Setup of build 72:
==> flow/design.v (excerpt) <==
module IIR_v#(
    parameter DW = 16,FW = 15
)(
    input clk,rst_n,en,
    input signed [DW-1:0] din,
    output wire signed [DW-1:0] dout,
    input [31:0]index,
    output wire signed [DW+FW-1:0] dout_W
    );
    IIR#(
        DW,FW
    )IIR_inst(
        clk,rst_n,en,din,dout,index,dout_W
    );
endmodule
Settings: LEC_CHECK=0, ABC_AREA=0, CAP_MARGIN=25, CORE_ASPECT_RATIO=0.91, CORE_MARGIN=2, CORE_UTILIZATION=21, CTS_CLUSTER_SIZE=85, GPL_ROUTABILITY_DRIVEN=1, GPL_TIMING_DRIVEN=1, MAX_ROUTING_LAYER=met4, PLACE_DENSITY_LB_ADDON=0.15, SLEW_MARGIN=20; clock period 21.5 ns.
run.sh (not shown) runs the stock make flow with config.mk's settings and CLKGATE_MAP_FILE=.
Input-level comparison between build 18 and build 72:
Settings: setting TNS_END_PERCENT to 95 for the first time; setting CELL_PAD_IN_SITES_GLOBAL_PLACEMENT to 3 for the first time; changing SLEW_MARGIN from 20 to 25; changing the clock period (ns, I/O delays scaled along) from 21.5 to 9.25.
Changes observed in build 18 relative to build 72: logic share of the area moved down, source-to-sink clock delay at the later pin of the worst-skew pair level, fraction of the cycle the final worst path needs moved up, non-clock buffer count moved up.
Summary of the comparison: maximum number of pins on one net before global-route repair is lower in build 18, relative to build 72.
Ran to the end and failed final checks on negative setup slack: build 18.
[inputs] build 70 vs build 18
Settings: removing GPL_TIMING_DRIVEN (formerly 1); changing CORE_UTILIZATION from 21 to 65; removing CELL_PAD_IN_SITES_GLOBAL_PLACEMENT (formerly 3); changing SLEW_MARGIN from 25 to 20; removing GPL_ROUTABILITY_DRIVEN (formerly 1); removing TNS_END_PERCENT (formerly 95); changing CTS_CLUSTER_SIZE from 85 to 58; removing CORE_ASPECT_RATIO (formerly 0.91); removing PLACE_DENSITY_LB_ADDON (formerly 0.15); removing ABC_AREA (formerly 0); changing CAP_MARGIN from 25 to 20; changing the clock period (ns, I/O delays scaled along) from 9.25 to 12.7.
[summary]
Complete run, failing final checks: build 70, reason negative setup slack. Setup slack in build 70 is larger than in build 18. Final routed wirelength across all metal layers, build 18 and build 70: larger value in build 18. Build 70 has sum of routed wire segments on met1 below what build 18 had. Comparing met2 track utilization from global routing for build 18 and build 70, the smaller number came from build 18.
The inputs of build 45 differ from those of build 70 as listed below.
Settings: clearing MAX_ROUTING_LAYER, which used to be met4; clearing CTS_CLUSTER_SIZE, which used to be 58; swapping 65 for 66 in CORE_UTILIZATION; swapping 12.7 for 10.1 in the clock period (ns, I/O delays scaled along).
==> comparison <==
- Completing all stages was not enough for build 45: its layout failed the final checks because of negative setup slack.
- On proportion of cell area spent on the clock network, build 45 tracks build 70 almost exactly.
- Compared to build 70, the routing of build 45 uses more wire.
- A highest layer used for signal routing of met4 is what build 70 shows, while met5 belongs to build 45.
- On clock-pin slew reported for the worst setup and hold paths after clock tree synthesis, the lower figure sits with build 70, not build 45.
- Layout buffer count excluding clock buffers delta for build 45 relative to build 70: 9.8% higher
The inputs of build 47 differ from those of build 45 as listed below.
Settings: CORE_UTILIZATION changed from 66 to 40; the clock period (ns, I/O delays scaled along) changed from 10.1 to 13.5.
Notes after the runs:
Build 47 ended with every stage complete and zero timing, DRC or antenna violations. Area overhead of the layout relative to synthesis for build 47: 9.4 points down relative to build 45. The number of clock buffer instances in the layout was comparable across build 45 and build 47. Build 45 -> build 47: total of max-cap violations delta 0, exact match. Build 47 vs build 45, global-route met2 utilization went down by 32 points.
For build 37, these inputs were changed with respect to build 47:
Settings: setting TNS_END_PERCENT to 15 for the first time; setting CTS_CLUSTER_SIZE to 100 for the first time; setting HOLD_SLACK_MARGIN to -0.03 for the first time; changing CORE_UTILIZATION from 40 to 37; setting CTS_CLUSTER_DIAMETER to 346 for the first time; setting ABC_AREA to 1 for the first time.
Results
- Every stage of the flow completed for build 37, and the final layout passed the timing, design-rule and antenna checks.
- Build 47 | stages: all done | timing, DRC, antenna: all pass
- Layout inverter count without the clock tree grows by more than 10% when moving from build 47 to build 37.
- Compared to build 47, build 37 shows a wider setup margin.
- Summary of build 37 over build 47: wire length of the first global-routing pass higher; synthesized cell count picked up an extra 835; sequential share of cell area now sits higher; total die size picked up an extra 0.015 mm2.
- Of build 37 and build 47, the run reporting the higher met3 wire length was build 37.
- Summary of build 37 over build 47: ratio of final minimum period to clock period went down, area of the synthesized netlist per yosys stat climbed about 6%.
